Design attitude_estimation, start of the top module:
module attitude_estimation(
    input clk,
    input reset,
    output SCLK,
    output MOSI,
    input  MISO_G,
    output SS_G,
    input  MISO_A,
    output SS_A,
    output [15:0] gyro_x,
    output [15:0] gyro_y,
    output [15:0] accl_x,
    output [15:0] accl_y,
    output [15:0] accl_z
    );
Size in the first run: ~88 I/O pins, ~0.043 mm2 of cells after synthesis.
export LEC_CHECK = 0
export ABC_AREA = 1
export CAP_MARGIN = 15
export CELL_PAD_IN_SITES_DETAIL_PLACEMENT = 1
export CELL_PAD_IN_SITES_GLOBAL_PLACEMENT = 1
export CORE_ASPECT_RATIO = 0.6
export CORE_MARGIN = 2
export CORE_UTILIZATION = 40
export GPL_ROUTABILITY_DRIVEN = 0
export PLACE_DENSITY = 0.87
export SLEW_MARGIN = 5
export TNS_END_PERCENT = 20
create_clock -name core_clock -period 9.66 [get_ports {clk}]
run.sh (not shown) runs the stock make flow with config.mk's settings and CLKGATE_MAP_FILE=.
The baseline stopped in global routing with GRT-0232.
Next try:
ABC_AREA = unset   (was 1)
CAP_MARGIN = 20   (was 15)
CELL_PAD_IN_SITES_DETAIL_PLACEMENT = unset   (was 1)
CELL_PAD_IN_SITES_GLOBAL_PLACEMENT = unset   (was 1)
CORE_ASPECT_RATIO = unset   (was 0.6)
CORE_UTILIZATION = 26   (was 40)
GPL_ROUTABILITY_DRIVEN = unset   (was 0)
PLACE_DENSITY = unset   (was 0.87)
SLEW_MARGIN = 20   (was 5)
TNS_END_PERCENT = unset   (was 20)
clock period = 14.6 ns   (was 9.66 ns; I/O delays follow)
What happened: Now the flow went through all stages and came out clean; die size rises by 42%; area after synthesis falls by 7.0%; synthesized cell count falls by 24%.
Next try:
CORE_UTILIZATION = 72   (was 26)
CTS_CLUSTER_SIZE = 51   (was unset)
PLACE_DENSITY = 0.35   (was unset)
SETUP_SLACK_MARGIN = 1.36   (was unset)
clock period = 5.3 ns   (was 14.6 ns; I/O delays follow)
What happened:
- Now the flow stopped in clock tree synthesis, error DPL-0038
- die size went down by well over a third
- synthesized area is unchanged
- synthesized cell count stays the same
Next try:
CAP_MARGIN = 15   (was 20)
CTS_CLUSTER_SIZE = unset   (was 51)
PLACE_DENSITY = 0.36   (was 0.35)
SETUP_SLACK_MARGIN = unset   (was 1.36)
clock period = 10.8 ns   (was 5.3 ns; I/O delays follow)
What happened: The new run produced a layout that fails on negative setup slack; die area is unchanged; area after synthesis stays the same; synthesized cell count stays the same.
Next try:
CAP_MARGIN = 20   (was 15)
MAX_ROUTING_LAYER = met4   (was unset)
PLACE_DENSITY = unset   (was 0.36)
PLACE_DENSITY_LB_ADDON = 0.01   (was unset)
SETUP_SLACK_MARGIN = 3.21   (was unset)
Outcome: The new run aborted during global routing; die area is unchanged; synthesized area stays the same; synthesized cell count is unchanged.
Next try:
ABC_AREA = 1   (was unset)
CORE_UTILIZATION = 70   (was 72)
CTS_CLUSTER_DIAMETER = 206   (was unset)
MAX_ROUTING_LAYER = unset   (was met4)
SETUP_SLACK_MARGIN = unset   (was 3.21)
clock period = 10.9 ns   (was 10.8 ns; I/O delays follow)
Outcome:
- The new run produced a clean layout
- die area climbs by roughly a tenth
- area after synthesis climbs by a little under a tenth
- synthesized cell count climbs by a quarter to a third

attitude_estimation again, from the RTL that the note above started with.
clock: 16.0 ns
lec_check: 0
cap_margin: 20
cell_pad_in_sites_global_placement: 1
core_margin: 2
core_utilization: 40
gpl_routability_driven: 0
place_density_lb_addon: 0.24
slew_margin: 20
The starting point produced a clean layout.
Edit:
- CELL_PAD_IN_SITES_GLOBAL_PLACEMENT: 1 -> default
- CORE_UTILIZATION: 40 -> 10
- GPL_ROUTABILITY_DRIVEN: 0 -> default
- PLACE_DENSITY_LB_ADDON: 0.24 -> default
- clock period: 16.0 -> 22.1 ns (I/O delays scaled with it)
Sequential cell count does not change.
Die size came out higher to 4.0 times its value.
Register-to-register slack is better by 6.3 ns.
Core utilization came out lower by 31 points.
Power came out lower by about 24%.
Worst setup slack is better by 6.3 ns.
Global-route usage came out lower by 14 points.
Cell area came out higher by 12%.
Fmax came out higher by 1.4%.
Critical path depth came out higher by 2.
Edit:
- CORE_UTILIZATION: 10 -> 65
- GPL_ROUTABILITY_DRIVEN: default -> 0
- GPL_TIMING_DRIVEN: default -> 1
- HOLD_SLACK_MARGIN: default -> 0.1
- clock period: 22.1 -> 16.0 ns (I/O delays scaled with it)
=> The new run ran to the end with no violations. Sequential share of layout area went up by 1.3 points. Clock power climbs by 23%. Die size is lower by 84%. Wire length falls by 15%. Synthesized area does not change. Setup slack got worse by 6.0 ns.
Edit:
- CORE_UTILIZATION: 65 -> 40
- GPL_ROUTABILITY_DRIVEN: 0 -> default
- GPL_TIMING_DRIVEN: 1 -> default
- HOLD_SLACK_MARGIN: 0.1 -> default
What happened: Fmax falls by about 1.8%. Global-route usage went down by 8.5 points. Via count is about the same. Utilization drops by 26 points. Hold slack loses 0.0070 ns.
Edit:
- CORE_UTILIZATION: 40 -> 65
- MAX_ROUTING_LAYER: default -> met4
- clock period: 16.0 -> 10.8 ns (I/O delays scaled with it)
Result: The new run ran to the end with violations: negative setup slack. Final cell count grows by 2.3%. Global-route usage is higher by 14 points. Clock skew went down by 0.010 ns. Maximum frequency goes up by 27%. Count of clock-buffer cells in the layout is higher by 1. Total power is higher by 41%. Utilization climbs by 39 points. Flip-flop count does not change. Routed wire length came out higher by 11%. Worst hold slack barely changes.

Setup of run A:
attitude_estimation again, from the RTL that the note above started with.
Settings: LEC_CHECK=0, CAP_MARGIN=20, CELL_PAD_IN_SITES_GLOBAL_PLACEMENT=2, CORE_ASPECT_RATIO=0.95, CORE_MARGIN=7, CORE_UTILIZATION=65, CTS_CLUSTER_DIAMETER=21, CTS_CLUSTER_SIZE=31, GPL_ROUTABILITY_DRIVEN=0, GPL_TIMING_DRIVEN=1, HOLD_SLACK_MARGIN=0.22, MIN_ROUTING_LAYER=met2, PLACE_DENSITY_LB_ADDON=0.0, SETUP_SLACK_MARGIN=2.77, SLEW_MARGIN=35; clock period 16.0 ns.
Run A did not finish: a tool error stopped it during global placement without I/O.
What run B does differently from run A at the input level:
Settings: a deleted HOLD_SLACK_MARGIN that had been 0.22; a deleted CTS_CLUSTER_DIAMETER that had been 21; a deleted GPL_TIMING_DRIVEN that had been 1; a deleted CTS_CLUSTER_SIZE that had been 31; a deleted CORE_ASPECT_RATIO that had been 0.95; a deleted SETUP_SLACK_MARGIN that had been 2.77; a change of CORE_MARGIN from 7 to 2; a deleted MIN_ROUTING_LAYER that had been met2; a deleted GPL_ROUTABILITY_DRIVEN that had been 0; a deleted CELL_PAD_IN_SITES_GLOBAL_PLACEMENT that had been 2; a deleted PLACE_DENSITY_LB_ADDON that had been 0.0; a change of CORE_UTILIZATION from 65 to 40; a change of SLEW_MARGIN from 35 to 20; a change of the clock period (ns, I/O delays scaled along) from 16.0 to 14.6.
Notes after the runs:
No stage failed in run B, and the final checks on the layout all came back clean. Run B vs run A — initial core utilization dropped 26 points. Diff run A..run B | unique cell type count in the Yosys netlist | unchanged. Compared run B against run A; area share of and/or/nand/nor cells after synthesis within noise. Taking run A as the reference, in run B area of the core went up 39000 um2; die span in y climbed 25%; area share of xor/xnor cells in the synthesized design ~0 delta; standard-cell row count +about 30%.
### run B -> run C
Settings: putting CTS_CLUSTER_SIZE at 51 where nothing was set; swapping 40 for 72 in CORE_UTILIZATION; putting PLACE_DENSITY at 0.35 where nothing was set; putting SETUP_SLACK_MARGIN at 1.36 where nothing was set; swapping 14.6 for 5.42 in the clock period (ns, I/O delays scaled along).
### Flow results
The flow ended early for run C: it failed with a tool error in clock tree synthesis. From run C to run B, area after synthesis did not move at all. Run C -> run B: synthesized area per cell delta 0, exact match. On HPWL reported at the end of detailed placement, the higher figure sits with run C, not run B. Run C vs run B: chip area down by more than a quarter. Compared with run B, run C shows a higher weighted congestion at the end of routability-driven global placement. Diff run C and run B: worst slack at placement higher in run B. Diff run C..run B | sequential-to-total area share from yosys stat | negligible.
What run D does differently from run C at the input level:
Settings: SETUP_SLACK_MARGIN removed (was 1.36); CTS_CLUSTER_SIZE removed (was 51); PLACE_DENSITY changed from 0.35 to 0.66; MAX_ROUTING_LAYER newly set to met4; CTS_CLUSTER_DIAMETER newly set to 291; the clock period (ns, I/O delays scaled along) changed from 5.42 to 10.8.
[summary]
Of run C and run D, only run C never reached the final stage.
Flow for run C halted at clock tree synthesis, error code DPL-0038.
Re initial core utilization: no difference whatsoever between run D and run C.
Run C → run D: chip area line of the yosys report now sits at about the same level; synthesized cell count closely matched the old numbers; sequential area share after synthesis ~0 delta.
[inputs] run E vs run D
Settings: setting SETUP_SLACK_MARGIN to 0.76 for the first time; changing CTS_CLUSTER_DIAMETER from 291 to 384; setting ABC_AREA to 1 for the first time; removing MAX_ROUTING_LAYER (formerly met4); removing PLACE_DENSITY (formerly 0.66); changing the clock period (ns, I/O delays scaled along) from 10.8 to 6.19.
clock tree synthesis: run E exited with error
Lower mux contribution to synthesized area goes to run E over run D.
As of run E, overall die width had risen by a few percent compared to run D.
Run E ended with more share of synthesized cell area in and, or, nand and nor gates than run D.
Against run D, run E reports a worst-case setup slack after placement that is lower.
Area after synthesis (run E / run D): 1.07
Run E: routability congestion estimate higher than run D
Mean area per synthesized cell in run E is about 18% lower than in run D
For the share of the synthesized netlist area taken by xor and xnor gates, run E came in 3.8 points lower than run D did.
Summed standard-cell area reported by yosys ended up 3000 um2 higher on run E than on run D.
Run E vs. run D: die size +about 7%, core utilization at floorplan ~0 delta.

## build 18
Starting RTL as in the previous note.
Design attitude_estimation, start of the top module:
module attitude_estimation(
    input clk,
    input reset,
    output SCLK,
    output MOSI,
    input  MISO_G,
    output SS_G,
    input  MISO_A,
    output SS_A,
    output [15:0] gyro_x,
    output [15:0] gyro_y,
    output [15:0] accl_x,
    output [15:0] accl_y,
    output [15:0] accl_z
    );
    wire read_ready;
    wire [7:0] read_data;
    wire TREADY;
    wire TVALID;
    wire [103:0] TDATA;
    spi_master master (.clk(clk),
                       .reset(reset),
                       .read_ready(read_ready),
                       .read_data(read_data),
                       .SCLK(SCLK),
                       .MOSI(MOSI),
                       .MISO_G(MISO_G),
                       .SS_G(SS_G),
                       .MISO_A(MISO_A),
                       .SS_A(SS_A));
    spi_axis_bridge bridge (.clk(clk),
                            .reset(reset),
                            .read_ready(read_ready),
                            .read_data(read_data),
                            .TREADY(TREADY),
                            .TVALID(TVALID),
                            .TDATA(TDATA));
    preprocessor preprocessor (.clk(clk),
                               .reset(reset),
                               .RAW_GYRO_X({TDATA[95:88], TDATA[103:96]}),
                               .RAW_GYRO_Y({TDATA[79:72], TDATA[87:80]}),
                               .RAW_ACCL_X({TDATA[55:48], TDATA[63:56]}),
                               .RAW_ACCL_Y({TDATA[31:24], TDATA[39:32]}),
                               .RAW_ACCL_Z({TDATA[7:0], TDATA[15:8]}),
                               .GYRO_X(gyro_x),
                               .GYRO_Y(gyro_y),
                               .ACCL_X(accl_x),
                               .ACCL_Y(accl_y),
                               .ACCL_Z(accl_z),
  ...
Settings: LEC_CHECK=0, ABC_AREA=1, CAP_MARGIN=20, CORE_MARGIN=2, CORE_UTILIZATION=72, CTS_CLUSTER_DIAMETER=384, CTS_CLUSTER_SIZE=98, SETUP_SLACK_MARGIN=1.11, SLEW_MARGIN=20; clock period 6.19 ns.
In the summary table, build 18 is marked failed, with error DPL-0038 raised in clock tree synthesis (4_1_cts).
Changes in build 52 relative to build 18:
Settings: PLACE_DENSITY_LB_ADDON newly set to 0.11; CTS_CLUSTER_SIZE changed from 98 to 100; SETUP_SLACK_MARGIN changed from 1.11 to 1.83.
## What came out
- What ended build 52 was a tool error in detailed placement (3_5_place_dp); the run never finished.
- As far as synthesized cell count goes, build 18 and build 52 are indistinguishable; the numbers are identical.
- Of build 52 and build 18, the lower global placement routability congestion belongs to build 52.
- Reported for build 52 and build 18, proportion of synthesized area in mux cells turned out identical to the last digit.
- As far as overall die area goes, build 52 and build 18 are indistinguishable; the numbers are identical.
Inputs modified between build 52 and build 42:
Settings: PLACE_DENSITY_LB_ADDON no longer set, was 0.11; PLACE_DENSITY now 0.4, previously not set.
## What came out
- For build 42, the flow was terminated by a tool error in clock tree synthesis (4_1_cts) and produced no final design.
- Compared with build 52, in build 42 last weighted congestion value of the routability-driven placer picked up an extra about 1.8%; async set or reset register ratio after synthesis ~0 delta.
- Diff build 42..build 52 | number of primary I/O pins | unchanged
- Diff build 42..build 52 | die size | unchanged
Modified inputs, build 91 compared to build 42
Settings: CTS_CLUSTER_DIAMETER changed from 384 to 87; PLACE_DENSITY changed from 0.4 to 0.36; CTS_CLUSTER_SIZE removed (was 100); CAP_MARGIN changed from 20 to 15; SETUP_SLACK_MARGIN removed (was 1.83); the clock period (ns, I/O delays scaled along) changed from 6.19 to 11.4.
Results
Build 91 reached the final stage; the timing, DRC and antenna checks on its layout passed. Diff build 91..build 42 | synthesized instance count | unchanged. As far as portion of netlist area occupied by mux cells goes, build 91 and build 42 are indistinguishable; the numbers are identical. Comparing build 42 against build 91, there is no change at all in fraction of registers with async set or reset after synthesis. Build 91 -> build 42: number of standard-cell rows in the floorplan delta 0, exact match. Build 91 against build 42: worst setup slack after placement moved up; die size has remained practically unchanged; global placement routability congestion now smaller; HPWL after detailed placement dropped 35%; synthesized area comparable.
Power is estimated from default activity; no workload was simulated.
